==> design/flow/design.v <==
module mult32(input clk,
	      input rst,
	      input en,
	      input [31:0] a,
	      input [31:0] b,
	      output [31:0] z,
				output output_ready);
reg [49:0] temp_out ;
reg s_a, s_b, s_z;
reg [9:0] e_a, e_b, e_z;
reg [23:0] m_a, m_b, m_z;
reg guard, round, lonz;
reg [31:0] Z, temp2;
reg out_ready;
reg [31:0] z_q;
reg out_ready_q;
reg [5:0] diff2;
reg [15:0] val16;
reg [7:0] val8;
reg [3:0] val4;
always@(posedge clk)
begin
	if(rst == 1)
	begin
		Z = 32'd0;
		out_ready = 0;
	end
	else if(en == 0)
	begin
		out_ready = 0;
	end
	else if(en == 1)
	begin 
		s_a = a[31];
		s_b = b[31];
		e_a = a[30:23] - 127;
		e_b = b[30:23] - 127;
		m_a[22:0] = a[22:0];
		m_b[22:0] = b[22:0];
		m_a[23] = 1;
		m_b[23] = 1;
		if((e_a == 128 && m_a[22:0] != 0) || (e_b == 128 && m_b[22:0] != 0))
		begin
			Z[31] = 1;
			Z[30:23] = 8'hff;
			Z[22] = 1;
			Z[21:0] = 0;
			out_ready = 1;
		end
		else if(e_a == 128)
		begin
			if(($signed(e_b) == -127) && (m_b[22:0] == 0))
			begin
				Z[31] = 1;
				Z[30:23] = 8'hff;
				Z[22] = 1;
				Z[21:0] = 0;
				out_ready = 1;
			end
			else
			begin
				Z[31] = s_a ^ s_b;
				Z[30:23] = 8'hff;
				Z[22:0] = 0;
				out_ready = 1;
			end
		end
		else if(e_b == 128)
		begin
			if(($signed(e_a) == -127) && (m_a[22:0] == 0))
			begin
				Z[31] = 1;
				Z[30:23] = 8'hff;
				Z[22] = 1;
				Z[21:0] = 0;
				out_ready = 1;
			end
			else
			begin
				Z[31] = s_a ^ s_b;
				Z[30:23] = 8'hff;
				Z[22:0] = 0;
				out_ready = 1;
			end
		end
		else if($signed(e_a) == -127 && m_a[22:0] == 23'd0)  	
		begin	   
			Z[31] = s_a ^ s_b;
			Z[30:23] = 0;
			Z[22:0] = 0;
			out_ready = 1;
		end
		else if($signed(e_b) == -127 && m_b[22:0] == 23'd0)	
		begin	   
			Z[31] = s_a ^ s_b;
			Z[30:23] = 0;
			Z[22:0] = 0;
			out_ready = 1;
		end
		else
		begin
			s_z = s_a ^ s_b;
			e_z = e_a + e_b + 1;
			temp_out = m_a * m_b * 4;
			m_z = temp_out [49:26];
			guard = temp_out [25];
			round = temp_out [24];
			lonz = (temp_out[23:0] != 0);
			if(m_z[23] == 0)
			begin
				temp2 [23:0] = m_z[23:0];
				temp2 [31:24] = 0;
				if (temp2 == 0)
				begin 
					diff2 = 32;
				end
				else
				begin
    			diff2[5] = 1'b0;
  		  	diff2[4] = (temp2[31:16] == 16'b0);
    			val16 = diff2[4] ? temp2[15:0] : temp2[31:16];
    			diff2[3] = (val16[15:8] == 8'b0);
    			val8 = diff2[3] ? val16[7:0] : val16 [15:8];
    			diff2[2] = (val8[7:4] == 4'b0);
    			val4 = diff2[2] ? val8[3:0] : val8[7:4];
    			diff2[1] = (val4[3:2] == 2'b0);
    			diff2[0] = diff2[1] ? ~val4[1] : ~val4[3];
				end
				m_z = m_z << (diff2 - 8);
				e_z = e_z - (diff2 - 8);
			end
			if (guard && (round | lonz | m_z[0]))
			begin
				m_z = m_z + 1;
				if(m_z == 24'hffffff)
				begin
					e_z = e_z + 1;
				end
			end
			Z[22:0] = m_z [22:0];
			Z[31:23] = e_z [7:0] + 127;	
			Z[31] = s_z;
			if($signed(e_z) < -126)
			begin
				Z[31:0] = 0; 
			end
			if($signed(e_z) == -126 && m_z[23] == 0)
			begin
				Z[30:23] = 0;
			end	
			if($signed(e_z) > 127)
			begin
				Z[22:0] = 0;
				Z[30:23] = 8'hff;
				Z[31] = s_z;
			end
			out_ready = 1;		
		end
	end
	z_q <= Z;
	out_ready_q <= out_ready;
end
assign z = z_q;
assign output_ready = out_ready_q;
endmodule	
module adder32(input clk,
						 input rst,
						 input en,
						 input [31:0] a,
						 input [31:0] b,
						 output [31:0] z,
						 output output_ready);
reg s_a, s_b, s_z;
reg [9:0] e_a, e_b, e_z, e_min, diff;
reg [26:0] m_a, m_b;
reg [23:0] m_z;
reg [27:0] temp;
reg guard, round, lonz;
reg [31:0] Z, temp2;
reg out_ready;
reg [31:0] z_q;
reg out_ready_q;
reg [5:0] diff2;
reg [15:0] val16;
reg [7:0] val8;
reg [3:0] val4;
always@(posedge clk)
begin		
	if(rst == 1)
	begin
		diff = 0;
		diff2 = 0;
		Z = 32'd0;
		out_ready = 0;
		temp = 0;
	end
	else if (en == 0)
	begin
		out_ready = 0;
	end
	else if (en == 1)
	begin
		s_a = a[31];
		s_b = b[31];
		e_a = a[30:23] - 127;
		e_b = b[30:23] - 127;
		m_a[26] = 1;
		m_b[26] = 1;
		m_a [25:3]= a[22:0];
		m_b [25:3]= b[22:0];
		m_a [2:0] = 3'd0;
		m_b [2:0] = 3'd0;
		if((e_a == 128 && m_a[25:0] != 0) || (e_b == 128 && m_b[25:0] != 0))
		begin
			Z[31] = 1;
			Z[30:23] = 8'hff;
			Z[22] = 1;
			Z[21:0] = 0;
			out_ready = 1;
		end
		else if(e_a == 128)
		begin
			Z[31] = s_a;
			Z[30:23] = 8'hff;
			Z[22:0] = 0;
			out_ready = 1;
		end
		else if(e_b == 128)
		begin
			Z[31] = s_b;
			Z[30:23] = 8'hff;
			Z[22:0] = 0;
			out_ready = 1;
		end
		else if(($signed(e_a) == -127 && m_a[25:0] == 0) && ($signed(e_b) == -127 && m_b[25:0] == 0))
		begin	   
			Z[31] = s_a & s_b;
			Z[30:23] = 0;
			Z[22:0] = 0;
			out_ready = 1;
		end
		else if($signed(e_a) == -127 && m_a[25:0] == 0) 	
		begin	   
			Z[31] = s_b;
			Z[30:23] = e_b[7:0] + 127;
			Z[22:0] = m_b[25:3];
			out_ready = 1;
		end
		else if($signed(e_b) == -127 && m_b[25:0] == 0)  	
		begin	   
			Z[31] = s_a;
			Z[30:23] = e_a[7:0] + 127;
			Z[22:0] = m_a[25:3];
			out_ready = 1;
		end
		else if(($signed(e_a) == $signed(e_b)) && (m_a == m_b) && (s_a != s_b))			
		begin
			Z[31] = 0;
			Z[30:23] = 0;
			Z[22:0] = 0;
			out_ready = 1;
		end
		else
		begin
			if($signed(e_a) > $signed(e_b))
			begin
				diff = e_a - e_b;
				e_b = e_b + diff;
				m_b = m_b >> diff;
				m_b[0] = m_b[0] | m_b[1];
			end
			else if ($signed(e_a) < $signed(e_b))
			begin
				diff = e_b - e_a;
				e_a = e_a + diff;
				m_a = m_a >> diff;
				m_a[0] = m_a[0] | m_a[1];
			end
			e_z = e_a;
			if(s_a == s_b)
			begin
				temp = m_a + m_b;
				s_z = s_a;
			end
			else
			begin
				if(m_a >= m_b)
				begin
					temp = m_a - m_b;
					s_z = s_a;
				end
				else
				begin
					temp = m_b - m_a;
					s_z = s_b;
				end
			end
			if(temp[27] == 1)
			begin
				m_z = temp[27:4];
				e_z = e_z + 1;
				guard = temp[3];
				round = temp[2];
				lonz = temp[1] | temp[0];
			end
			else
			begin
				m_z = temp[26:3];
				guard = temp[2];
				round = temp[1];
				lonz = temp[0];
				m_z[0] = guard;
			end
			if(m_z [23] == 0)
			begin
				temp2 [23:0] = m_z;
				temp2 [31:24] = 0;
				if (temp2 == 0)
				begin 
					diff2 = 32;
				end
				else
				begin
    			diff2[5] = 1'b0;
  		  	diff2[4] = (temp2[31:16] == 16'b0);
    			val16 = diff2[4] ? temp2[15:0] : temp2[31:16];
    			diff2[3] = (val16[15:8] == 8'b0);
    			val8 = diff2[3] ? val16[7:0] : val16 [15:8];
    			diff2[2] = (val8[7:4] == 4'b0);
    			val4 = diff2[2] ? val8[3:0] : val8[7:4];
    			diff2[1] = (val4[3:2] == 2'b0);
    			diff2[0] = diff2[1] ? ~val4[1] : ~val4[3];
				end
				m_z = m_z << (diff2 - 8);
				e_z = e_z - (diff2 - 8);
			end
			if(guard && (round | lonz | m_z[0]))
			begin
				m_z = m_z + 1;
				if(m_z == 24'hffffff)
				begin
					e_z = e_z + 1;
				end
			end
			Z[22:0] = m_z [22:0];
			Z[30:23] = e_z[7:0] + 127;	
			Z[31] = s_z;
			if($signed(e_z) < -126)
			begin
				Z[31:0] = 0; 
			end
			if($signed(e_z) == -127 && m_z[23] == 0)
				Z[30:23] = 0;
			if ($signed(e_z) == -127 && m_z[23:0] == 24'h0)
			          Z[31] = 0;  
			if($signed(e_z) > 127)
			begin
				Z[22:0] = 0;
				Z[30:23] = 8'hff;
				Z[31] = s_z;
			end
			out_ready = 1;	
		end
	end
	z_q <= Z;
	out_ready_q <= out_ready;
end
assign z = z_q;
assign output_ready = out_ready_q;
endmodule
module PE (input [31:0] x, input [31:0] w, input [31:0] acc, output reg [31:0] res, input clk, output reg [31:0] wout);
  reg [31:0] S1;
  wire [31:0] addout,multout;
  always @(posedge clk) begin
    res <= addout;
    wout <= w;
  end
mult32 m1(.clk(clk),.en(1'b1),.rst(1'b0),.a(x),.b(w),.z(multout),.output_ready());
adder32 a1(.clk(clk),.en(1'b1),.rst(1'b0),.a(multout),.b(acc),.z(addout),.output_ready());
endmodule
==> design/flow/run.sh <==
#!/bin/bash
# the make line also repeats each setting of config.mk as NAME=value (left out here)
make -C /OpenROAD-flow-scripts/flow DESIGN_CONFIG=/design/flow/config.mk WORK_HOME=/design/flow/orfs CLKGATE_MAP_FILE= finish
==> design/flow/config.mk <==
export PLATFORM = sky130hd
export DESIGN_NAME = PE
export DESIGN_NICKNAME = PE
export VERILOG_FILES = /design/flow/design.v
export SDC_FILE = /design/flow/constraint.sdc
export NUM_CORES = 4
export LEC_CHECK = 0
export CAP_MARGIN = 20
export CORE_MARGIN = 2
export CORE_UTILIZATION = 40
export CTS_CLUSTER_DIAMETER = 142
export CTS_CLUSTER_SIZE = 48
export HOLD_SLACK_MARGIN = -0.04
export SLEW_MARGIN = 35
export TNS_END_PERCENT = 55
==> design/flow/constraint.sdc <==
create_clock -name core_clock -period 19.9 [get_ports {clk}]
set_input_delay 3.9800 -clock core_clock [delete_from_list [all_inputs] [get_ports {clk}]]
set_output_delay 3.9800 -clock core_clock [all_outputs]
set_load 0.01 [all_outputs]
==> flow_metrics.py, run 1 <==
# Synthesis and PnR figures
metrics = {
    "clocking": {
        "post_cts_buffers": 0,
        "cts_resized": 0,
        "h-tree-depth": 4,
        "clk_latency_ns": 0.48,
        "cts_tree": "yes",
        "root_buffer": "clkbuf_16",
        "cts.sinks": 128,
        "cts_made_buffers": 17,
        "hold_buffers": 0,
        "clk_path_buf_depth": 2,
        "clkTransAtPathRegs_ns": 0.08,
    },
    "floorplanning": {
        "dieArea_sq_um": 111500,
        "die_h_um": 334.0,
        "die_w_um": 334.0,
        "num_rows": 121,
        "io_pins": 161,
        "core-area_sq_um": 108400,
        "fp_util_pct": 40.18,
    },
    "logic_synthesis": {
        "fa_ha_area_share_pct": 31.72,
        "syn_area_sq_um": 43560,
        "largest_area_cell": "fa_1",
        "ys_cells": 5783,
        "aoi_share_pct": 21.63,
        "ys_async_sr_fraction_pct": 0,
        "top_area_share_pct": 22.48,
        "yosys-stat-area_sq_um": 43560,
        "ys_seq_elements": 128,
        "yosysWarnings": 3,
        "syn_area_per_cell_sq_um": 7.532,
        "mux_area_share_pct": 3.395,
        "ys_sh_simple_pct": 23.58,
        "synth.distinct_cells": 130,
        "synth-edff-count": 0,
        "synth.cells.most_frequent": "717 x nand2_1, 649 x inv_1, 489 x fa_1",
        "top_cells_by_area": "fa_1 22%, ha_1 9.1%, nand2_1 6.2%",
        "ys_seq_share_pct": 5.883,
        "synth_top_flop_cell": "dfxtp_1",
        "xor_share_pct": 4.973,
        "syn-instance-count": 5783,
        "logic_family": "adder cells",
        "synth_top_cell_by_count": "nand2_1",
    },
    "min_path": {
        "worstHoldPathType": "register to register",
        "holdCritStartpoint": "a1.z_q[23]",
        "holdPathStages": 0,
        "hold_end": "res[23]",
    },
    "timing": {
        "fin_crit_sh_pct": 93.87,
        "period_needed_ns": 18.68,
        "setup_tns_ns": 0,
        "hold_violations": 0,
        "final_max_slew_viol_count": 0,
        "slew_headroom_pct": 34.54,
        "skew_ns": 0.01736,
        "fmax_ghz": 0.05353,
        "tightestPinTransition_ns": 0.9783,
        "grt_setup_unrepaired": "false",
        "setup_viol": 0,
    },
    "grt": {
        "grt_usage_pct": 30.97,
        "grt_pass1_vias": 44825,
        "grt_max_degree": 66,
        "grt_pass1_wl_um": 269500,
        "overflow": 0,
        "antenna_found_initial": 3,
    },
    "critical_path": {
        "worst_setup_path_end_kind": "register",
        "setup.worst_path.start": "acc[23]",
        "start_kind": "primary input",
        "worstPathMaxFanout": 11,
        "crit_required_ns": 20.28,
        "worst-path-stages": 61,
        "r2r_end": "a1.z_q[1]",
        "max_stage_delay_ns": 0.68,
        "crit_slowest_cell": "clkdlybuf4s50_1",
        "critPathBufInv": 9,
        "cp_top_family": "AND-OR/OR-AND gates",
        "endpoint": "a1.z_q[1]",
        "rr_worst_depth": 66,
        "r2r_slack_ns": 4.21,
        "regToRegStartpoint": "m1.z_q[23]",
        "worstPathArrival_ns": 19.06,
        "critical_path_class": "primary input to register",
    },
    "final_layout": {
        "design_area_sq_um": 48550,
        "area_delta_synth_final_pct": 11.47,
        "nets": 6845,
    },
    "detailed_routing": {
        "avgRoutedWirePerCell_um": 23.67,
        "via_per_inst": 6.099,
        "drtAntennaViolNets": 0,
        "remaining_drc_errors": 0,
        "drt_first_pass_iters": 7,
        "drtIter0Drc": 4972,
        "wl_um": 174400,
        "vias": 44946,
    },
    "placement": {
        "gp_congestion": 1.057,
        "port_buffers": 160,
        "dpl.hpwl_um": 138300,
        "place_area_sq_um": 47940,
    },
    "job": {
        "warnings": 92,
        "maxCapViolCount": 0,
    },
    "status": {
        "status": "no timing/DRC/antenna violations",
    },
}
per-layer routing:
metal  global-route usage [%]  wire [um]
met3                    4.529      14000
met2                    50.60      79890
met4                    13.90       8778
met1                    40.48      71750
met5                        0         14
area by class of cell:
| class | count | area [sq um] |
|---|---|---|
| Fill cell | 11064 | 59850 |
| Multi-Input combinational cell | 4671 | 37280 |
| Timing Repair Buffer | 466 | 3874 |
| Sequential cell | 128 | 2562 |
| Inverter | 658 | 2470 |
| Tap cell | 1414 | 1769 |
| Clock buffer | 17 | 425.4 |
| Clock inverter | 15 | 166.4 |
| Antenna cell | 1 | 2.502 |
metrics by stage:
stage	setup WS (ns)	util [%]	hold slack, ns	instances
detailed placement	1.110	44.23	0.3121	7337
CTS	1.591	44.77	0.3181	7369
global route	0.1211	44.79	0.3278	7369
finish	1.220	44.79	0.3173	7370
floorplan	2.727	-	0.3096	5789
global placement	1.058	44.27	0.3101	7337
==> run 2, diff against run 1 <==
ABC_AREA = 1   (was default)
CORE_UTILIZATION = 72   (was 40)
CTS_CLUSTER_DIAMETER = 203   (was 142)
CTS_CLUSTER_SIZE = 35   (was 48)
HOLD_SLACK_MARGIN = default   (was -0.04)
PLACE_DENSITY_LB_ADDON = 0.04   (was default)
SETUP_SLACK_MARGIN = 3.16   (was default)
SLEW_MARGIN = 20   (was 35)
TNS_END_PERCENT = default   (was 55)
clock period = 10.7 ns   (was 19.9 ns; I/O delays follow)
==> run 2 against run 1 <==
Net effect: the flow now stops in 4_1_cts; synthesized cell count grew 15%; die size down 46%; synthesized area decreased by 4.1%.
==> flow_metrics.py, run 2 <==
# Flow results
metrics = {
    "logic_synthesis": {
        "ys_async_sr_fraction_pct": 0,
        "yosysWarnings": 3,
        "synth_top_cell_by_count": "nand2_1",
        "top_area_share_pct": 23.44,
        "ys_cells": 6637,
        "aoi_share_pct": 9.549,
        "ys_sh_simple_pct": 33.67,
        "synth-edff-count": 0,
        "synth.distinct_cells": 71,
        "fa_ha_area_share_pct": 32.95,
        "top_cells_by_area": "fa_1 23%, nand2_1 17%, inv_1 12%",
        "syn-instance-count": 6637,
        "yosys-stat-area_sq_um": 41770,
        "syn_area_per_cell_sq_um": 6.294,
        "logic_family": "simple AND/OR/NAND/NOR gates",
        "largest_area_cell": "fa_1",
        "xor_share_pct": 2.935,
        "ys_seq_elements": 128,
        "mux_area_share_pct": 0.04793,
        "synth.cells.most_frequent": "1855 x nand2_1, 1299 x inv_1, 640 x nand3_1",
        "syn_area_sq_um": 41770,
        "ys_seq_share_pct": 6.134,
        "synth_top_flop_cell": "dfxtp_1",
    },
    "floorplanning": {
        "die_w_um": 244.9,
        "die_h_um": 244.9,
        "dieArea_sq_um": 59960,
        "io_pins": 161,
        "core-area_sq_um": 57480,
        "num_rows": 88,
        "fp_util_pct": 72.68,
    },
    "status": {
        "stop_stage": "4_1_cts",
        "status": "aborted with a tool error",
        "first-error": "[ERROR DPL-0038] Utilization greater than 100%, impossible to legalize",
    },
    "placement": {
        "dpl.hpwl_um": 155100,
        "gp_congestion": 1.223,
        "port_buffers": 160,
    },
}
## run 2: stage by stage
step / hold slack, ns / area (sq um) / setup WS, ns / std cells
detailed placement: 0.3128 / 54250 / -4.223 / 8647
global placement: 0.3099 / 54250 / -2.858 / 8647
floorplan: 0.3096 / 42820 / -1.810 / 6643
==> run 3, diff against run 2 <==
ABC_AREA = default   (was 1)
CORE_UTILIZATION = 58   (was 72)
CTS_CLUSTER_DIAMETER = default   (was 203)
CTS_CLUSTER_SIZE = default   (was 35)
PLACE_DENSITY_LB_ADDON = default   (was 0.04)
SETUP_SLACK_MARGIN = default   (was 3.16)
clock period = 9.78 ns   (was 10.7 ns; I/O delays follow)
==> run 3 against run 2 <==
Net effect: the flow stops in 5_1_grt; synthesized cell count fell by 13%; die size grew 29%; synthesized area grew 4.3%.
==> flow_metrics.py, run 3 <==
# Flow results
metrics = {
    "status": {
        "status": "aborted with a tool error",
        "stop_stage": "5_1_grt",
        "first-error": "[ERROR GRT-0116] Global routing finished with congestion. Check the congestion regions in the DRC Viewer.",
    },
    "logic_synthesis": {
        "ys_seq_share_pct": 5.883,
        "yosys-stat-area_sq_um": 43560,
        "top_area_share_pct": 22.48,
        "ys_cells": 5783,
        "aoi_share_pct": 21.63,
        "largest_area_cell": "fa_1",
        "synth.distinct_cells": 130,
        "syn-instance-count": 5783,
        "ys_async_sr_fraction_pct": 0,
        "xor_share_pct": 4.973,
        "synth.cells.most_frequent": "717 x nand2_1, 649 x inv_1, 489 x fa_1",
        "synth-edff-count": 0,
        "synth_top_flop_cell": "dfxtp_1",
        "mux_area_share_pct": 3.395,
        "syn_area_sq_um": 43560,
        "syn_area_per_cell_sq_um": 7.532,
        "top_cells_by_area": "fa_1 22%, ha_1 9.1%, nand2_1 6.2%",
        "ys_sh_simple_pct": 23.58,
        "synth_top_cell_by_count": "nand2_1",
        "ys_seq_elements": 128,
        "logic_family": "adder cells",
        "yosysWarnings": 3,
        "fa_ha_area_share_pct": 31.72,
    },
    "placement": {
        "place_area_sq_um": 59750,
        "dp_cells": 8360,
        "port_buffers": 160,
        "gp_congestion": 1.148,
        "dpl.hpwl_um": 164200,
    },
    "clocking": {
        "cts.sinks": 128,
        "cts_made_buffers": 17,
        "hold_buffers": 0,
        "root_buffer": "clkbuf_16",
        "h-tree-depth": 4,
        "clk_path_buf_depth": 2,
    },
    "floorplanning": {
        "die_w_um": 278.0,
        "die_h_um": 278.0,
        "fp_util_pct": 58.51,
        "num_rows": 100,
        "dieArea_sq_um": 77300,
        "io_pins": 161,
        "core-area_sq_um": 74450,
    },
    "grt": {
        "grt_usage_pct": 75.80,
        "overflow": 462,
    },
}
-- run 3: timing repair --
action | 4_1_cts
endpoints found under the setup margin | 64
setup buffers | 178
pin swaps | 257
resized | 572
cloned | 25
-- run 3: per-layer routing --
metal / GRT overflow / track usage, %
met2: 242 / 92.64
met4: 137 / 70.33
met3: 34 / 59.86
met1: 46 / 76.91
met5: 3 / 41.96
-- run 3: stage by stage --
stage | setup TNS (ns) | utilization, % | setup WS, ns
floorplan | -223.56 | - | -4.138
global placement | -312.18 | 80.26 | -5.545
detailed placement | -331.22 | 80.26 | -5.895
CTS | -239.87 | 86.21 | -4.369
==> run 4, diff against run 3 <==
CAP_MARGIN = 0   (was 20)
CORE_UTILIZATION = 70   (was 58)
CTS_CLUSTER_DIAMETER = 353   (was default)
CTS_CLUSTER_SIZE = 62   (was default)
PLACE_DENSITY = 0.65   (was default)
SETUP_SLACK_MARGIN = -1.19   (was default)
clock period = 15.7 ns   (was 9.78 ns; I/O delays follow)
==> run 4 against run 3 <==
Net effect: die size decreased by 17%; synthesized area unchanged; synthesized cell count unchanged; now fails the layout checks on negative setup slack.
==> flow_metrics.py, run 4 <==
# Synthesis and PnR figures
metrics = {
    "logic_synthesis": {
        "syn_area_sq_um": 43560,
        "ys_cells": 5783,
        "synth_top_cell_by_count": "nand2_1",
        "top_cells_by_area": "fa_1 22%, ha_1 9.1%, nand2_1 6.2%",
        "xor_share_pct": 4.973,
        "logic_family": "adder cells",
        "yosys-stat-area_sq_um": 43560,
        "synth_top_flop_cell": "dfxtp_1",
        "ys_sh_simple_pct": 23.58,
        "yosysWarnings": 3,
        "synth.distinct_cells": 130,
        "fa_ha_area_share_pct": 31.72,
        "ys_seq_share_pct": 5.883,
        "largest_area_cell": "fa_1",
        "synth.cells.most_frequent": "717 x nand2_1, 649 x inv_1, 489 x fa_1",
        "mux_area_share_pct": 3.395,
        "top_area_share_pct": 22.48,
        "syn-instance-count": 5783,
        "syn_area_per_cell_sq_um": 7.532,
        "synth-edff-count": 0,
        "ys_seq_elements": 128,
        "ys_async_sr_fraction_pct": 0,
        "aoi_share_pct": 21.63,
    },
    "critical_path": {
        "r2r_slack_ns": 1.06,
        "worstPathMaxFanout": 14,
        "cp_top_family": "AND-OR/OR-AND gates",
        "critPathBufInv": 13,
        "crit_top_cell": "buf_4",
        "rr_worst_depth": 58,
        "critical_path_class": "primary input to register",
        "crit_required_ns": 16.03,
        "worst_setup_path_end_kind": "register",
        "worstPathArrival_ns": 16.97,
        "setup.worst_path.start": "acc[23]",
        "worst-path-stages": 59,
        "endpoint": "a1.z_q[27]",
        "start_kind": "primary input",
        "regToRegStartpoint": "m1.z_q[25]",
        "crit_slowest_cell": "clkdlybuf4s50_1",
        "max_stage_delay_ns": 0.54,
        "r2r_end": "a1.z_q[27]",
    },
    "timing": {
        "setup_slack_ns": -0.9420,
        "whs_ns": 0.3052,
        "slew_headroom_pct": 24.61,
        "tightestPinTransition_ns": 1.102,
        "final_max_slew_viol_count": 0,
        "setup_viol": 64,
        "skew_ns": 0.03650,
        "grt_setup_unrepaired": "true",
        "period_needed_ns": 16.64,
        "fin_crit_sh_pct": 106.0,
        "hold_violations": 0,
        "fmax_ghz": 0.06009,
    },
    "floorplanning": {
        "die_w_um": 253.4,
        "io_pins": 161,
        "fp_util_pct": 70.71,
        "die_h_um": 253.4,
        "core-area_sq_um": 61600,
        "num_rows": 91,
        "dieArea_sq_um": 64230,
    },
    "min_path": {
        "hold_end": "res[2]",
        "holdCritStartpoint": "a1.z_q[2]",
        "holdPathStages": 0,
        "worstHoldPathType": "register to register",
    },
    "status": {
        "failed_checks": "negative setup slack",
        "status": "finished with violations",
    },
    "job": {
        "maxCapViolCount": 0,
        "warnings": 95,
    },
    "clocking": {
        "h-tree-depth": 4,
        "clk_latency_ns": 0.51,
        "root_buffer": "clkbuf_16",
        "clkTransAtPathRegs_ns": 0.10,
        "cts_tree": "yes",
        "cts.sinks": 128,
        "cts_made_buffers": 17,
        "clk_path_buf_depth": 2,
    },
    "detailed_routing": {
        "vias": 51435,
        "wl_um": 178000,
        "drtIter0Drc": 9512,
        "remaining_drc_errors": 0,
        "drtAntennaViolNets": 0,
        "drt_first_pass_iters": 32,
        "via_per_inst": 6.899,
        "avgRoutedWirePerCell_um": 23.87,
    },
    "placement": {
        "pre_cts_ws_ns": -0.9627,
        "gp_congestion": 1.255,
        "dpl.hpwl_um": 138200,
        "port_buffers": 160,
        "place_area_sq_um": 52480,
    },
    "grt": {
        "grt_usage_pct": 55.39,
        "antenna_found_initial": 13,
        "grt_pass1_wl_um": 276800,
        "grt_pass1_vias": 51833,
        "overflow": 0,
        "grt_max_degree": 61,
    },
    "final_layout": {
        "nets": 7501,
        "final_util_pct": 86.62,
        "design_area_sq_um": 53360,
        "area_delta_synth_final_pct": 22.51,
    },
}
==> run 4: layout make-up <==
class / count / area, sq um
multi-input cells: 4671 / 37450
clock inverters: 14 / 147.6
flip-flops and latches: 128 / 2562
diodes: 7 / 17.52
clock buffers: 18 / 439.2
fillers: 3574 / 8239
inverters: 658 / 2470
repair buffers: 1122 / 9228
well taps: 837 / 1047
==> run 4: layer usage <==
| metal | vias to the layer above | GRT usage [%] | wire length [um] |
|---|---|---|---|
| met5 | - | 2.085 | 317 |
| met4 | 16 | 44.75 | 18640 |
| met3 | 1782 | 24.48 | 27620 |
| met2 | 4665 | 81.03 | 73400 |
| met1 | 23418 | 62.35 | 57980 |
| li1 | 21554 | - | - |
==> run 4: timing repair <==
item | CTS | global route
buffers inserted | 0 | 8
hold buffers | 0 | 0
resized | 0 | 55
setup endpoints to repair | 0 | 33
==> run 4: stage by stage <==
step / setup TNS (ns) / instances
finish: -31.82 / 7455
global route: -65.05 / 7452
CTS: -12.59 / 7441
detailed placement: -35.09 / 7409
global placement: -10.71 / 7409
floorplan: -6.802 / 5789
==> run 5, diff against run 4 <==
ABC_AREA = 0   (was default)
CAP_MARGIN = 35   (was 0)
CELL_PAD_IN_SITES_DETAIL_PLACEMENT = 1   (was default)
CORE_ASPECT_RATIO = 0.98   (was default)
CORE_UTILIZATION = 50   (was 70)
CTS_CLUSTER_DIAMETER = 54   (was 353)
CTS_CLUSTER_SIZE = default   (was 62)
GPL_ROUTABILITY_DRIVEN = 0   (was default)
GPL_TIMING_DRIVEN = 1   (was default)
MIN_ROUTING_LAYER = met1   (was default)
PLACE_DENSITY = 0.39   (was 0.65)
SETUP_SLACK_MARGIN = 4.84   (was -1.19)
clock period = 26.2 ns   (was 15.7 ns; I/O delays follow)
==> run 5 against run 4 <==
Net effect: critical path depth grew 4; via count shrank 11%; largest cell class unchanged; sequential share of layout area grew 0.61 points; now clean on timing, DRC and antenna; synthesized area is the same.
==> flow_metrics.py, run 5 <==
# Synthesis and PnR figures
metrics = {
    "critical_path": {
        "crit_slowest_cell": "clkdlybuf4s50_1",
        "regToRegStartpoint": "m1.z_q[23]",
        "rr_worst_depth": 62,
        "setup.worst_path.start": "acc[25]",
        "cp_top_family": "AND-OR/OR-AND gates",
        "start_kind": "primary input",
        "critPathBufInv": 10,
        "crit_required_ns": 26.64,
        "worstPathArrival_ns": 21.22,
        "r2r_end": "a1.z_q[28]",
        "critical_path_class": "primary input to register",
        "max_stage_delay_ns": 0.62,
        "r2r_slack_ns": 9.58,
        "worst_setup_path_end_kind": "register",
        "crit_top_cell": "nor2_1",
        "endpoint": "a1.z_q[28]",
        "worst-path-stages": 63,
        "worstPathMaxFanout": 36,
    },
    "clocking": {
        "clk_latency_ns": 0.50,
        "cts_tree": "yes",
        "clkTransAtPathRegs_ns": 0.07,
        "root_buffer": "clkbuf_16",
        "clk_path_buf_depth": 2,
        "cts.sinks": 128,
        "cts_made_buffers": 17,
        "h-tree-depth": 4,
    },
    "logic_synthesis": {
        "synth_top_flop_cell": "dfxtp_1",
        "syn_area_sq_um": 43560,
        "yosysWarnings": 3,
        "syn-instance-count": 5783,
        "yosys-stat-area_sq_um": 43560,
        "syn_area_per_cell_sq_um": 7.532,
        "top_cells_by_area": "fa_1 22%, ha_1 9.1%, nand2_1 6.2%",
        "fa_ha_area_share_pct": 31.72,
        "ys_seq_elements": 128,
        "synth.cells.most_frequent": "717 x nand2_1, 649 x inv_1, 489 x fa_1",
        "ys_sh_simple_pct": 23.58,
        "ys_async_sr_fraction_pct": 0,
        "ys_cells": 5783,
        "largest_area_cell": "fa_1",
        "synth.distinct_cells": 130,
        "aoi_share_pct": 21.63,
        "synth-edff-count": 0,
        "ys_seq_share_pct": 5.883,
        "mux_area_share_pct": 3.395,
        "xor_share_pct": 4.973,
        "top_area_share_pct": 22.48,
        "synth_top_cell_by_count": "nand2_1",
        "logic_family": "adder cells",
    },
    "job": {
        "warnings": 95,
        "maxCapViolCount": 0,
    },
    "final_layout": {
        "fillers": 10893,
        "nets": 6677,
        "area_delta_synth_final_pct": 8.652,
        "final-comb-area_sq_um": 37550,
        "seqCellArea_sq_um": 2562,
        "design_area_sq_um": 47320,
    },
    "placement": {
        "place_area_sq_um": 46220,
        "port_buffers": 160,
        "pre_cts_ws_ns": 3.301,
        "dpl.hpwl_um": 137700,
    },
    "detailed_routing": {
        "top_layer_used": "met5",
        "dr_wl_met2_um": 79900,
        "wl_um": 176500,
        "wl_met3_um": 16110,
        "drtAntennaViolNets": 0,
        "avgRoutedWirePerCell_um": 25.46,
        "remaining_drc_errors": 0,
        "drt_first_pass_iters": 9,
        "drtIter0Drc": 4385,
        "via_per_inst": 6.581,
        "wl_met1_um": 71330,
        "vias": 45623,
    },
    "timing": {
        "hold_violations": 0,
        "setup_tns_ns": 0,
        "setup_viol": 0,
        "grt_setup_unrepaired": "false",
        "slew_headroom_pct": 33.11,
        "fmax_ghz": 0.04813,
        "final_max_slew_viol_count": 0,
        "tightestPinTransition_ns": 0.9929,
        "period_needed_ns": 20.78,
        "setup_slack_ns": 5.421,
        "skew_ns": 0.02117,
        "fin_crit_sh_pct": 79.31,
    },
    "floorplanning": {
        "fp_util_pct": 50.28,
        "dieArea_sq_um": 89490,
        "die_w_um": 302.1,
        "num_rows": 107,
        "die_h_um": 296.2,
        "core-area_sq_um": 86620,
        "io_pins": 161,
    },
    "grt": {
        "grt_max_degree": 69,
        "grt_pass1_vias": 46748,
        "antenna_found_initial": 9,
        "overflow": 0,
        "grt_usage_pct": 39.09,
        "grt_pass1_wl_um": 272600,
    },
    "min_path": {
        "holdCritStartpoint": "a1.z_q[0]",
        "holdPathStages": 0,
        "hold_end": "res[0]",
        "worstHoldPathType": "register to register",
    },
    "status": {
        "status": "no timing/DRC/antenna violations",
    },
}
## run 5: stage by stage
step / cells / hold WS [ns] / util (%)
after floorplan: 5789 / 0.3096 / -
after global placement: 6868 / 0.3100 / 53.23
after detailed placement: 6877 / 0.3135 / 53.36
after CTS: 6911 / 0.3244 / 54.13
after global routing: 6932 / 0.3324 / 54.63
final: 6933 / 0.3271 / 54.63
## run 5: timing repair
item,4_1_cts,5_1_grt
endpoints found under the setup margin,32,32
hold buffers,0,0
cloned,1,1
gates resized,17,64
pin swaps,1,6
setup buffers,1,9
endpoints found under the hold margin,0,0
## run 5: routing by layer
metal  up-vias  global-route usage, %
li1      19875                      -
met1     22888                  50.71
met2      2272                  62.67
met3       580                  7.516
met4         8                  18.41
met5         -                      0
## run 5: layout make-up
| type | instances | area share (%) |
|---|---|---|
| clock inverters | 15 | 0.2988 |
| repair buffers | 297 | 5.782 |
| diodes | 2 | 0.01058 |
| inverters | 658 | 5.232 |
| multi-input cells | 4672 | 79.34 |
| well taps | 1144 | 3.025 |
| clock buffers | 17 | 0.8989 |
| flip-flops and latches | 128 | 5.415 |
==> run 6, diff against run 5 <==
ABC_AREA = default   (was 0)
CAP_MARGIN = 20   (was 35)
CELL_PAD_IN_SITES_DETAIL_PLACEMENT = default   (was 1)
CORE_ASPECT_RATIO = 1.25   (was 0.98)
CORE_UTILIZATION = 66   (was 50)
CTS_CLUSTER_DIAMETER = 82   (was 54)
CTS_CLUSTER_SIZE = 98   (was default)
GPL_ROUTABILITY_DRIVEN = default   (was 0)
GPL_TIMING_DRIVEN = default   (was 1)
HOLD_SLACK_MARGIN = -0.08   (was default)
MIN_ROUTING_LAYER = default   (was met1)
PLACE_DENSITY = default   (was 0.39)
PLACE_DENSITY_LB_ADDON = 0.02   (was default)
SETUP_SLACK_MARGIN = -1.01   (was 4.84)
TNS_END_PERCENT = 5   (was default)
clock period = 18.0 ns   (was 26.2 ns; I/O delays follow)
==> run 6 against run 5 <==
Net effect: the layout now fails its checks (negative setup slack); die size down 24%; register-to-register slack worse by 7.1 ns; final cell count down 1.6%; core utilization up 19 points; clock skew up 0.017 ns; global-route usage up 16 points; hold slack about the same; synthesized cell count unchanged; flip-flop count unchanged; critical path type unchanged.
==> flow_metrics.py, run 6 <==
# Synthesis and PnR figures
metrics = {
    "status": {
        "failed_checks": "negative setup slack",
        "status": "finished with violations",
    },
    "clocking": {
        "root_buffer": "clkbuf_16",
        "clk_path_buf_depth": 2,
        "clk_latency_ns": 0.54,
        "cts_tree": "yes",
        "cts_made_buffers": 17,
        "h-tree-depth": 4,
        "clkTransAtPathRegs_ns": 0.06,
        "cts.sinks": 128,
    },
    "placement": {
        "dpl.hpwl_um": 134400,
        "gp_congestion": 1.202,
        "dp_cells": 6773,
        "place_area_sq_um": 47260,
        "port_buffers": 160,
    },
    "logic_synthesis": {
        "synth_top_flop_cell": "dfxtp_1",
        "xor_share_pct": 4.973,
        "aoi_share_pct": 21.63,
        "largest_area_cell": "fa_1",
        "syn_area_per_cell_sq_um": 7.532,
        "ys_seq_elements": 128,
        "ys_sh_simple_pct": 23.58,
        "ys_seq_share_pct": 5.883,
        "logic_family": "adder cells",
        "top_area_share_pct": 22.48,
        "yosys-stat-area_sq_um": 43560,
        "syn-instance-count": 5783,
        "top_cells_by_area": "fa_1 22%, ha_1 9.1%, nand2_1 6.2%",
        "ys_async_sr_fraction_pct": 0,
        "syn_area_sq_um": 43560,
        "synth-edff-count": 0,
        "mux_area_share_pct": 3.395,
        "synth_top_cell_by_count": "nand2_1",
        "yosysWarnings": 3,
        "synth.distinct_cells": 130,
        "ys_cells": 5783,
        "synth.cells.most_frequent": "717 x nand2_1, 649 x inv_1, 489 x fa_1",
        "fa_ha_area_share_pct": 31.72,
    },
    "grt": {
        "grt_pass1_vias": 48552,
        "antenna_found_initial": 20,
        "overflow": 0,
        "grt_pass1_wl_um": 285100,
        "grt_max_degree": 62,
        "grt_usage_pct": 55.31,
    },
    "min_path": {
        "holdPathStages": 0,
        "holdCritStartpoint": "a1.z_q[31]",
        "worstHoldPathType": "register to register",
        "hold_end": "res[31]",
    },
    "detailed_routing": {
        "drt_first_pass_iters": 15,
        "via_per_inst": 6.990,
        "remaining_drc_errors": 0,
        "vias": 47709,
        "wl_um": 181800,
        "drtIter0Drc": 6702,
        "drtAntennaViolNets": 0,
        "avgRoutedWirePerCell_um": 26.64,
    },
    "floorplanning": {
        "core-area_sq_um": 65430,
        "io_pins": 161,
        "fp_util_pct": 66.57,
        "dieArea_sq_um": 68080,
        "num_rows": 105,
        "die_h_um": 291.2,
        "die_w_um": 233.8,
    },
    "critical_path": {
        "worst_setup_path_end_kind": "register",
        "setup.worst_path.start": "acc[23]",
        "crit_slowest_cell": "or4_1",
        "worstPathMaxFanout": 17,
        "rr_worst_depth": 58,
        "critical_path_class": "primary input to register",
        "crit_required_ns": 18.45,
        "critPathBufInv": 10,
        "max_stage_delay_ns": 0.65,
        "r2r_end": "a1.z_q[28]",
        "start_kind": "primary input",
        "endpoint": "a1.z_q[28]",
        "crit_top_cell": "nor2_1",
        "regToRegStartpoint": "m1.z_q[23]",
        "cp_top_family": "AND-OR/OR-AND gates",
        "worst-path-stages": 69,
        "worstPathArrival_ns": 18.62,
        "r2r_slack_ns": 2.52,
    },
    "final_layout": {
        "final_util_pct": 73.34,
        "nets": 6848,
        "instances_no_fill": 6825,
        "design_area_sq_um": 47980,
        "area_delta_synth_final_pct": 10.16,
        "fillers": 5186,
    },
    "job": {
        "warnings": 94,
        "maxCapViolCount": 0,
    },
    "timing": {
        "fin_crit_sh_pct": 100.9,
        "setup_slack_ns": -0.1664,
        "hold_violations": 0,
        "period_needed_ns": 18.17,
        "final_max_slew_viol_count": 0,
        "setup_tns_ns": -0.9202,
        "slew_headroom_pct": 3.192,
        "setup_viol": 16,
        "skew_ns": 0.03829,
        "fmax_ghz": 0.05505,
        "tightestPinTransition_ns": 1.447,
    },
}
## run 6: area by class of cell
type	instances	area (sq um)	share of cell area [%]
antenna	12	30.03	0.06258
clock buffer	17	425.4	0.8866
clock inverter	14	132.6	0.2764
inverter	658	2470	5.148
multi-input combinational	4671	37290	77.73
sequential	128	2562	5.341
tap	856	1071	2.232
timing repair buffer	469	3996	8.329
## run 6: per-stage QoR
step	setup WS [ns]	hold WS, ns
CTS	0.3383	0.3271
detailed placement	-0.06547	0.3135
finish	-0.1664	0.3274
floorplan	1.207	0.3096
global route	-1.005	0.3271
global placement	0.2759	0.3109
## run 6: repair_timing
action / in CTS / in global routing
setup endpoints to repair: 0 / 32
resized: 0 / 9
buffers inserted: 0 / 1
hold buffers: 0 / 0
## run 6: routing by layer
metal,GRT usage (%),routed length [um]
met1,57.28,56810
met4,48.60,21750
met3,28.51,25260
met2,81.01,77850
met5,4.288,136
==> run 7, diff against run 6 <==
CAP_MARGIN = 0   (was 20)
CORE_ASPECT_RATIO = default   (was 1.25)
CORE_UTILIZATION = 70   (was 66)
CTS_CLUSTER_DIAMETER = 359   (was 82)
CTS_CLUSTER_SIZE = default   (was 98)
HOLD_SLACK_MARGIN = -0.1   (was -0.08)
MAX_ROUTING_LAYER = met4   (was default)
PLACE_DENSITY_LB_ADDON = default   (was 0.02)
SETUP_SLACK_MARGIN = -1.22   (was -1.01)
TNS_END_PERCENT = default   (was 5)
clock period = 15.7 ns   (was 18.0 ns; I/O delays follow)
==> run 7 against run 6 <==
Net effect: the layout still fails its checks (negative setup slack); non-clock buffer count rose by 653; global-route usage grew 1.8 points; clock skew is 0.0097 ns lower; synthesized cell count stayed put.
==> flow_metrics.py, run 7 <==
# Synthesis and PnR figures
metrics = {
    "status": {
        "status": "finished with violations",
        "failed_checks": "negative setup slack",
    },
    "logic_synthesis": {
        "synth-edff-count": 0,
        "syn-instance-count": 5783,
        "synth_top_flop_cell": "dfxtp_1",
        "mux_area_share_pct": 3.395,
        "largest_area_cell": "fa_1",
        "aoi_share_pct": 21.63,
        "yosysWarnings": 3,
        "xor_share_pct": 4.973,
        "synth_top_cell_by_count": "nand2_1",
        "top_area_share_pct": 22.48,
        "ys_seq_share_pct": 5.883,
        "fa_ha_area_share_pct": 31.72,
        "ys_seq_elements": 128,
        "synth.cells.most_frequent": "717 x nand2_1, 649 x inv_1, 489 x fa_1",
        "yosys-stat-area_sq_um": 43560,
        "logic_family": "adder cells",
        "syn_area_per_cell_sq_um": 7.532,
        "ys_sh_simple_pct": 23.58,
        "top_cells_by_area": "fa_1 22%, ha_1 9.1%, nand2_1 6.2%",
        "synth.distinct_cells": 130,
        "ys_async_sr_fraction_pct": 0,
        "ys_cells": 5783,
        "syn_area_sq_um": 43560,
    },
    "timing": {
        "fmax_ghz": 0.06028,
        "hold_violations": 0,
        "period_needed_ns": 16.59,
        "slew_headroom_pct": 21.46,
        "grt_setup_unrepaired": "true",
        "skew_ns": 0.02862,
        "tightestPinTransition_ns": 1.148,
        "whs_ns": 0.3166,
        "setup_slack_ns": -0.8896,
        "setup_viol": 64,
        "final_max_slew_viol_count": 0,
        "fin_crit_sh_pct": 105.7,
    },
    "min_path": {
        "holdPathStages": 0,
        "holdCritStartpoint": "a1.z_q[2]",
        "worstHoldPathType": "register to register",
        "hold_end": "res[2]",
    },
    "clocking": {
        "clk_latency_ns": 0.51,
        "cts.sinks": 128,
        "root_buffer": "clkbuf_16",
        "cts_tree": "yes",
        "h-tree-depth": 4,
        "cts_made_buffers": 17,
        "clk_path_buf_depth": 2,
        "hold_buffers": 0,
        "clkTransAtPathRegs_ns": 0.09,
    },
    "detailed_routing": {
        "drt_first_pass_iters": 31,
        "avgRoutedWirePerCell_um": 23.96,
        "wl_um": 178700,
        "drtAntennaViolNets": 0,
        "vias": 51681,
        "remaining_drc_errors": 0,
        "drtIter0Drc": 10156,
        "via_per_inst": 6.927,
    },
    "placement": {
        "gp_congestion": 1.284,
        "place_area_sq_um": 52480,
        "dpl.hpwl_um": 138200,
        "pre_cts_ws_ns": -0.9627,
        "port_buffers": 160,
    },
    "critical_path": {
        "crit_slowest_cell": "o311ai_1",
        "crit_required_ns": 16.14,
        "crit_top_cell": "buf_4",
        "endpoint": "a1.z_q[28]",
        "worstPathArrival_ns": 17.03,
        "regToRegStartpoint": "m1.z_q[25]",
        "worstPathMaxFanout": 13,
        "max_stage_delay_ns": 0.61,
        "r2r_slack_ns": 1.17,
        "critPathBufInv": 11,
        "setup.worst_path.start": "acc[23]",
        "start_kind": "primary input",
        "rr_worst_depth": 61,
        "critical_path_class": "primary input to register",
        "worst-path-stages": 61,
        "cp_top_family": "AND-OR/OR-AND gates",
        "worst_setup_path_end_kind": "register",
        "r2r_end": "a1.z_q[28]",
    },
    "grt": {
        "antenna_found_initial": 11,
        "met3_usage_pct": 24.90,
        "use_met2_pct": 81.37,
        "grt_pass1_vias": 51876,
        "grt-busiest-layer": "met2",
        "use_met1_pct": 62.39,
        "grt_usage_pct": 57.12,
        "grt_max_degree": 61,
        "overflow": 0,
        "grt_pass1_wl_um": 277100,
    },
    "floorplanning": {
        "die_h_um": 253.4,
        "die_w_um": 253.4,
        "io_pins": 161,
        "fp_util_pct": 70.71,
        "num_rows": 91,
        "core-area_sq_um": 61600,
        "dieArea_sq_um": 64230,
    },
    "final_layout": {
        "nets": 7501,
        "design_area_sq_um": 53410,
        "area_delta_synth_final_pct": 22.63,
        "fillers": 3555,
    },
    "job": {
        "warnings": 95,
        "maxCapViolCount": 0,
    },
}
[run 7: timing repair]
item                                    CTS  global route
endpoints found under the setup margin    0            33
buffers inserted                          0             8
resized                                   0            60
[run 7: cell type report]
class,instances,area (sq um),share of cell area (%)
clock inverter,14,147.6,0.2764
antenna,13,32.53,0.06090
timing repair buffer,1122,9228,17.28
inverter,658,2470,4.624
clock buffer,18,439.2,0.8222
tap,837,1047,1.961
multi-input combinational,4671,37490,70.18
sequential,128,2562,4.797
[run 7: per-stage QoR]
step,TNS [ns],util [%],std cells
4_1_cts,-12.59,86.15,7441
2_1_floorplan,-6.802,-,5789
5_1_grt,-69.29,86.71,7460
3_3_place_gp,-10.71,85.20,7409
3_5_place_dp,-35.09,85.20,7409
6_report,-30.68,86.71,7461
[run 7: layer usage]
metal	vias up	routed length, um
li1	21562	-
met1	23489	57570
met2	4740	73840
met3	1890	28660
met4	0	18650
met5	-	0
==> run 8, diff against run 7 <==
CAP_MARGIN = 20   (was 0)
CELL_PAD_IN_SITES_GLOBAL_PLACEMENT = 0   (was default)
CORE_ASPECT_RATIO = 1.29   (was default)
CORE_UTILIZATION = 57   (was 70)
CTS_CLUSTER_DIAMETER = 311   (was 359)
GPL_ROUTABILITY_DRIVEN = 1   (was default)
HOLD_SLACK_MARGIN = -0.08   (was -0.1)
MAX_ROUTING_LAYER = met5   (was met4)
SETUP_SLACK_MARGIN = default   (was -1.22)
SLEW_MARGIN = 35   (was 20)
TNS_END_PERCENT = 5   (was default)
clock period = 10.1 ns   (was 15.7 ns; I/O delays follow)
==> run 8 against run 7 <==
Net effect: the run now fails in 5_1_grt; die size rose by 22%; synthesized cell count did not move; synthesized area did not move.
==> flow_metrics.py, run 8 <==
# Flow results
metrics = {
    "logic_synthesis": {
        "syn_area_sq_um": 43560,
        "ys_seq_elements": 128,
        "syn-instance-count": 5783,
        "aoi_share_pct": 21.63,
        "fa_ha_area_share_pct": 31.72,
        "synth_top_cell_by_count": "nand2_1",
        "yosysWarnings": 3,
        "ys_sh_simple_pct": 23.58,
        "synth.distinct_cells": 130,
        "synth-edff-count": 0,
        "mux_area_share_pct": 3.395,
        "top_cells_by_area": "fa_1 22%, ha_1 9.1%, nand2_1 6.2%",
        "logic_family": "adder cells",
        "synth.cells.most_frequent": "717 x nand2_1, 649 x inv_1, 489 x fa_1",
        "syn_area_per_cell_sq_um": 7.532,
        "ys_async_sr_fraction_pct": 0,
        "ys_seq_share_pct": 5.883,
        "xor_share_pct": 4.973,
        "yosys-stat-area_sq_um": 43560,
        "top_area_share_pct": 22.48,
        "ys_cells": 5783,
        "synth_top_flop_cell": "dfxtp_1",
        "largest_area_cell": "fa_1",
    },
    "floorplanning": {
        "core-area_sq_um": 75970,
        "die_w_um": 247.4,
        "die_h_um": 318.0,
        "dieArea_sq_um": 78660,
        "fp_util_pct": 57.33,
        "num_rows": 115,
        "io_pins": 161,
    },
    "grt": {
        "overflow": 6,
        "grt_usage_pct": 60.84,
    },
    "placement": {
        "pre_cts_ws_ns": -5.493,
        "port_buffers": 160,
        "dpl.hpwl_um": 170200,
        "gp_congestion": 1.200,
        "place_area_sq_um": 59360,
        "dp_cells": 8387,
    },
    "clocking": {
        "h-tree-depth": 4,
        "root_buffer": "clkbuf_16",
        "cts.sinks": 128,
        "clk_path_buf_depth": 2,
        "cts_made_buffers": 17,
        "hold_buffers": 0,
    },
    "status": {
        "first-error": "[ERROR GRT-0116] Global routing finished with congestion. Check the congestion regions in the DRC Viewer.",
        "status": "aborted with a tool error",
        "stop_stage": "5_1_grt",
    },
}
## run 8: routing by layer
metal  overflow  GRT usage (%)
met5          0          4.756
met4          2          63.99
met3          0          29.98
met2          4          87.69
met1          0          60.80
## run 8: timing repair
action                                  4_1_cts
pin swaps                                    98
cloned                                        4
endpoints found under the setup margin       64
gates resized                               212
buffers inserted                             63
## run 8: per-stage QoR
step,util (%),hold slack [ns]
after floorplan,-,0.3096
after global placement,78.12,0.3101
after detailed placement,78.14,0.3121
after CTS,80.89,0.3314
==> run 9, diff against run 8 <==
CELL_PAD_IN_SITES_GLOBAL_PLACEMENT = 3   (was 0)
CORE_ASPECT_RATIO = 1.33   (was 1.29)
CORE_MARGIN = 7   (was 2)
CORE_UTILIZATION = 24   (was 57)
CTS_CLUSTER_DIAMETER = 246   (was 311)
CTS_CLUSTER_SIZE = 57   (was default)
GPL_ROUTABILITY_DRIVEN = 0   (was 1)
HOLD_SLACK_MARGIN = 0.28   (was -0.08)
PLACE_DENSITY = 0.91   (was default)
SETUP_SLACK_MARGIN = -1.38   (was default)
SLEW_MARGIN = 5   (was 35)
TNS_END_PERCENT = 40   (was 5)
clock period = 15.5 ns   (was 10.1 ns; I/O delays follow)
==> run 9 against run 8 <==
Net effect: now fails the layout checks on negative setup slack; synthesized cell count did not move; die size is 150% higher; synthesized area is the same.
==> flow_metrics.py, run 9 <==
# Synthesis and PnR figures
metrics = {
    "final_layout": {
        "final-comb-area_sq_um": 37740,
        "nets": 8101,
        "area_delta_synth_final_pct": 38.27,
        "fillers": 19208,
        "seqCellArea_sq_um": 2562,
        "design_area_sq_um": 60220,
    },
    "logic_synthesis": {
        "syn-instance-count": 5783,
        "aoi_share_pct": 21.63,
        "yosysWarnings": 3,
        "largest_area_cell": "fa_1",
        "logic_family": "adder cells",
        "fa_ha_area_share_pct": 31.72,
        "mux_area_share_pct": 3.395,
        "synth-edff-count": 0,
        "ys_seq_share_pct": 5.883,
        "xor_share_pct": 4.973,
        "synth_top_flop_cell": "dfxtp_1",
        "yosys-stat-area_sq_um": 43560,
        "ys_cells": 5783,
        "ys_sh_simple_pct": 23.58,
        "top_cells_by_area": "fa_1 22%, ha_1 9.1%, nand2_1 6.2%",
        "syn_area_sq_um": 43560,
        "ys_seq_elements": 128,
        "top_area_share_pct": 22.48,
        "synth.distinct_cells": 130,
        "ys_async_sr_fraction_pct": 0,
        "synth_top_cell_by_count": "nand2_1",
        "syn_area_per_cell_sq_um": 7.532,
        "synth.cells.most_frequent": "717 x nand2_1, 649 x inv_1, 489 x fa_1",
    },
    "critical_path": {
        "cp_top_family": "AND-OR/OR-AND gates",
        "regToRegStartpoint": "m1.z_q[25]",
        "setup.worst_path.start": "acc[23]",
        "worst_setup_path_end_kind": "register",
        "crit_slowest_cell": "or4_1",
        "endpoint": "a1.z_q[20]",
        "worstPathMaxFanout": 11,
        "max_stage_delay_ns": 0.59,
        "crit_top_cell": "buf_4",
        "critical_path_class": "primary input to register",
        "rr_worst_depth": 67,
        "start_kind": "primary input",
        "worst-path-stages": 70,
        "r2r_end": "a1.z_q[20]",
        "crit_required_ns": 15.93,
        "critPathBufInv": 16,
        "r2r_slack_ns": 1.33,
        "worstPathArrival_ns": 16.89,
    },
    "timing": {
        "setup_slack_ns": -0.9556,
        "setup_viol": 32,
        "fmax_ghz": 0.06077,
        "skew_ns": 0.03015,
        "tightestPinTransition_ns": 1.053,
        "period_needed_ns": 16.46,
        "hold_violations": 0,
        "final_max_slew_viol_count": 0,
        "slew_headroom_pct": 29.19,
        "fin_crit_sh_pct": 106.2,
    },
    "grt": {
        "overflow": 0,
        "grt_usage_pct": 19.45,
        "use_met1_pct": 21.89,
        "grt_max_degree": 61,
        "grt_pass1_wl_um": 298400,
        "met3_usage_pct": 2.645,
        "use_met2_pct": 34.55,
        "grt_pass1_vias": 50993,
        "grt-busiest-layer": "met2",
        "antenna_found_initial": 3,
    },
    "placement": {
        "port_buffers": 160,
        "pre_cts_ws_ns": -1.891,
        "place_area_sq_um": 58970,
        "dpl.hpwl_um": 165100,
    },
    "job": {
        "maxCapViolCount": 0,
        "warnings": 92,
    },
    "detailed_routing": {
        "wl_um": 194500,
        "drtIter0Drc": 3370,
        "remaining_drc_errors": 0,
        "avgRoutedWirePerCell_um": 20.31,
        "num_antenna_cells": 0,
        "vias": 48723,
        "drtAntennaViolNets": 0,
        "drt_first_pass_iters": 8,
        "via_per_inst": 5.088,
    },
    "floorplanning": {
        "die_w_um": 383.4,
        "fp_util_pct": 24.11,
        "num_rows": 180,
        "core-area_sq_um": 180600,
        "io_pins": 161,
        "dieArea_sq_um": 193700,
        "die_h_um": 505.3,
    },
    "clocking": {
        "cts_tree": "yes",
        "h-tree-depth": 4,
        "cts.sinks": 128,
        "cts_made_buffers": 17,
        "clk_path_buf_depth": 2,
        "root_buffer": "clkbuf_16",
        "hold_buffers": 0,
        "clkTransAtPathRegs_ns": 0.08,
        "clk_latency_ns": 0.53,
    },
    "min_path": {
        "holdCritStartpoint": "a1.z_q[12]",
        "worstHoldPathType": "register to register",
        "holdPathStages": 0,
        "hold_end": "res[12]",
    },
    "status": {
        "failed_checks": "negative setup slack",
        "status": "finished with violations",
    },
}
[run 9: timing repair]
| action | CTS | global route |
|---|---|---|
| hold endpoints to repair | 0 | 0 |
| pin swaps | 0 | 24 |
| resized | 3 | 105 |
| setup buffers | 0 | 21 |
| cloned | 0 | 1 |
| endpoints found under the setup margin | 5 | 32 |
[run 9: metrics by stage]
| step | util, % | hold WS, ns | cells | setup TNS (ns) |
|---|---|---|---|---|
| floorplan | - | 0.3096 | 5789 | -11.92 |
| global placement | 32.64 | 0.3126 | 9526 | -58.20 |
| detailed placement | 32.65 | 0.3121 | 9527 | -67.18 |
| CTS | 32.99 | 0.3282 | 9559 | -39.02 |
| global route | 33.34 | 0.3332 | 9577 | -66.23 |
| finish | 33.34 | 0.3271 | 9577 | -27.69 |
[run 9: per-layer routing]
metal	wire length (um)	share of wire [%]
met4	14920	7.7
met3	9745	5.0
met1	75370	39
met2	94470	49
met5	0	0
[run 9: area by class of cell]
type	count	area share, %
Multi-Input combinational cell	4672	62.67
Timing Repair Buffer	1721	23.04
Tap cell	2366	4.916
Sequential cell	128	4.255
Inverter	658	4.101
Clock buffer	17	0.7064
Clock inverter	15	0.3054
==> run 10, diff against run 9 <==
ABC_AREA = 1   (was default)
CELL_PAD_IN_SITES_GLOBAL_PLACEMENT = default   (was 3)
CORE_ASPECT_RATIO = default   (was 1.33)
CORE_MARGIN = 2   (was 7)
CORE_UTILIZATION = 72   (was 24)
CTS_CLUSTER_DIAMETER = 203   (was 246)
CTS_CLUSTER_SIZE = 35   (was 57)
GPL_ROUTABILITY_DRIVEN = default   (was 0)
HOLD_SLACK_MARGIN = default   (was 0.28)
MAX_ROUTING_LAYER = met4   (was met5)
PLACE_DENSITY = default   (was 0.91)
PLACE_DENSITY_LB_ADDON = 0.04   (was default)
SETUP_SLACK_MARGIN = 3.16   (was -1.38)
SLEW_MARGIN = 20   (was 5)
TNS_END_PERCENT = default   (was 40)
clock period = 12.0 ns   (was 15.5 ns; I/O delays follow)
==> run 10 against run 9 <==
Net effect: the run now fails in 4_1_cts; synthesized cell count grew 15%; synthesized area fell by 4.1%; die size down 69%.
==> flow_metrics.py, run 10 <==
# Flow results
metrics = {
    "status": {
        "status": "aborted with a tool error",
        "stop_stage": "4_1_cts",
        "first-error": "[ERROR DPL-0038] Utilization greater than 100%, impossible to legalize",
    },
    "logic_synthesis": {
        "logic_family": "simple AND/OR/NAND/NOR gates",
        "syn_area_sq_um": 41770,
        "ys_sh_simple_pct": 33.67,
        "ys_cells": 6637,
        "synth-edff-count": 0,
        "ys_seq_elements": 128,
        "largest_area_cell": "fa_1",
        "top_area_share_pct": 23.44,
        "syn-instance-count": 6637,
        "syn_area_per_cell_sq_um": 6.294,
        "top_cells_by_area": "fa_1 23%, nand2_1 17%, inv_1 12%",
        "aoi_share_pct": 9.549,
        "xor_share_pct": 2.935,
        "mux_area_share_pct": 0.04793,
        "synth_top_cell_by_count": "nand2_1",
        "yosysWarnings": 3,
        "fa_ha_area_share_pct": 32.95,
        "yosys-stat-area_sq_um": 41770,
        "synth_top_flop_cell": "dfxtp_1",
        "synth.cells.most_frequent": "1855 x nand2_1, 1299 x inv_1, 640 x nand3_1",
        "ys_async_sr_fraction_pct": 0,
        "ys_seq_share_pct": 6.134,
        "synth.distinct_cells": 71,
    },
    "floorplanning": {
        "io_pins": 161,
        "die_h_um": 244.9,
        "num_rows": 88,
        "fp_util_pct": 72.68,
        "dieArea_sq_um": 59960,
        "die_w_um": 244.9,
        "core-area_sq_um": 57480,
    },
    "placement": {
        "pre_cts_ws_ns": -2.756,
        "place_area_sq_um": 53850,
        "gp_congestion": 1.258,
        "port_buffers": 160,
        "dpl.hpwl_um": 151100,
    },
}
==> run 10: stage by stage <==
stage | hold slack, ns | instances
2_1_floorplan | 0.3096 | 6643
3_3_place_gp | 0.3108 | 8590
3_5_place_dp | 0.3121 | 8590
==> run 11, diff against run 10 <==
ABC_AREA = 0   (was 1)
CORE_ASPECT_RATIO = 0.83   (was default)
CORE_UTILIZATION = 48   (was 72)
CTS_CLUSTER_DIAMETER = default   (was 203)
CTS_CLUSTER_SIZE = default   (was 35)
GPL_TIMING_DRIVEN = 1   (was default)
MAX_ROUTING_LAYER = default   (was met4)
MIN_ROUTING_LAYER = met1   (was default)
PLACE_DENSITY_LB_ADDON = 0.27   (was 0.04)
SETUP_SLACK_MARGIN = -0.31   (was 3.16)
SLEW_MARGIN = 25   (was 20)
TNS_END_PERCENT = 10   (was default)
clock period = 15.0 ns   (was 12.0 ns; I/O delays follow)
==> run 11 against run 10 <==
Net effect: now fails the layout checks on negative setup slack; die size grew 55%; synthesized cell count shrank 13%; synthesized area grew 4.3%.
==> flow_metrics.py, run 11 <==
# Synthesis and PnR figures
metrics = {
    "final_layout": {
        "seqCellArea_sq_um": 2562,
        "area_delta_synth_final_pct": 38.79,
        "fillers": 7644,
        "nets": 8184,
        "design_area_sq_um": 60450,
        "final-comb-area_sq_um": 38780,
    },
    "critical_path": {
        "crit_top_cell": "buf_4",
        "regToRegStartpoint": "m1.z_q[23]",
        "r2r_end": "a1.z_q[28]",
        "cp_top_family": "AND-OR/OR-AND gates",
        "worst-path-stages": 66,
        "worstPathArrival_ns": 15.98,
        "critPathBufInv": 15,
        "setup.worst_path.start": "acc[23]",
        "max_stage_delay_ns": 0.54,
        "r2r_slack_ns": 0.90,
        "rr_worst_depth": 63,
        "endpoint": "a1.z_q[28]",
        "crit_required_ns": 15.36,
        "critical_path_class": "primary input to register",
    },
    "floorplanning": {
        "core-area_sq_um": 89840,
        "die_w_um": 334.6,
        "dieArea_sq_um": 93180,
        "die_h_um": 278.4,
        "num_rows": 100,
        "fp_util_pct": 48.48,
        "io_pins": 161,
    },
    "logic_synthesis": {
        "ys_cells": 5783,
        "ys_seq_elements": 128,
        "logic_family": "adder cells",
        "syn-instance-count": 5783,
        "syn_area_sq_um": 43560,
        "fa_ha_area_share_pct": 31.72,
        "largest_area_cell": "fa_1",
        "top_area_share_pct": 22.48,
        "yosys-stat-area_sq_um": 43560,
        "synth-edff-count": 0,
        "ys_seq_share_pct": 5.883,
        "top_cells_by_area": "fa_1 22%, ha_1 9.1%, nand2_1 6.2%",
        "syn_area_per_cell_sq_um": 7.532,
        "synth_top_flop_cell": "dfxtp_1",
        "xor_share_pct": 4.973,
        "ys_async_sr_fraction_pct": 0,
        "synth.distinct_cells": 130,
        "mux_area_share_pct": 3.395,
        "yosysWarnings": 3,
        "aoi_share_pct": 21.63,
        "ys_sh_simple_pct": 23.58,
        "synth.cells.most_frequent": "717 x nand2_1, 649 x inv_1, 489 x fa_1",
        "synth_top_cell_by_count": "nand2_1",
    },
    "placement": {
        "pre_cts_ws_ns": -2.390,
        "gp_congestion": 1.063,
        "port_buffers": 160,
        "dpl.hpwl_um": 159000,
        "place_area_sq_um": 57880,
    },
    "min_path": {
        "hold_end": "res[31]",
        "worstHoldPathType": "register to register",
        "holdCritStartpoint": "a1.z_q[31]",
        "holdPathStages": 0,
    },
    "job": {
        "warnings": 94,
        "maxCapViolCount": 0,
    },
    "timing": {
        "slew_headroom_pct": 31.00,
        "setup_tns_ns": -24.15,
        "period_needed_ns": 15.62,
        "setup_viol": 64,
        "fmax_ghz": 0.06403,
        "setup_slack_ns": -0.6173,
        "tightestPinTransition_ns": 1.031,
        "whs_ns": 0.3294,
        "final_max_slew_viol_count": 0,
        "skew_ns": 0.02385,
        "hold_violations": 0,
        "grt_setup_unrepaired": "true",
    },
    "clocking": {
        "clk_path_buf_depth": 2,
        "clk_latency_ns": 0.48,
        "root_buffer": "clkbuf_16",
        "hold_buffers": 0,
        "clkTransAtPathRegs_ns": 0.06,
        "cts.sinks": 128,
        "cts_tree": "yes",
    },
    "detailed_routing": {
        "drt_first_pass_iters": 8,
        "via_per_inst": 5.974,
        "wl_um": 190500,
        "drtIter0Drc": 5502,
        "remaining_drc_errors": 0,
    },
    "grt": {
        "grt_pass1_wl_um": 290900,
        "antenna_found_initial": 7,
        "grt_usage_pct": 40.19,
    },
    "status": {
        "status": "finished with violations",
        "failed_checks": "negative setup slack",
    },
}
## run 11: what timing repair did
item,4_1_cts,5_1_grt
pin swaps,37,90
cloned,1,2
endpoints found under the setup margin,63,64
gates resized,110,228
setup buffers,13,39
## run 11: layout make-up
| type | instances | share of cell area (%) |
|---|---|---|
| antenna | 4 | 0.01656 |
| clock buffer | 17 | 0.7037 |
| clock inverter | 15 | 0.3187 |
| inverter | 658 | 4.090 |
| multi-input combinational | 4672 | 64.15 |
| sequential | 128 | 4.239 |
| tap | 1173 | 2.428 |
| timing repair buffer | 1804 | 24.05 |
## run 11: through the flow
stage | cells | utilization, %
after global placement | 8385 | 64.43
after CTS | 8430 | 65.81
final | 8471 | 67.29
after floorplan | 5789 | -
after global routing | 8470 | 67.29
after detailed placement | 8385 | 64.43
## run 11: routing by layer
metal  vias to the layer above  global-route usage [%]  wire length [um]
li1                      22930                       -                 -
met1                     24534                   56.49             81780
met2                      2710                   62.12             82980
met3                       428                   7.978             19490
met4                         4                   12.23              6264
met5                         -                       0                15
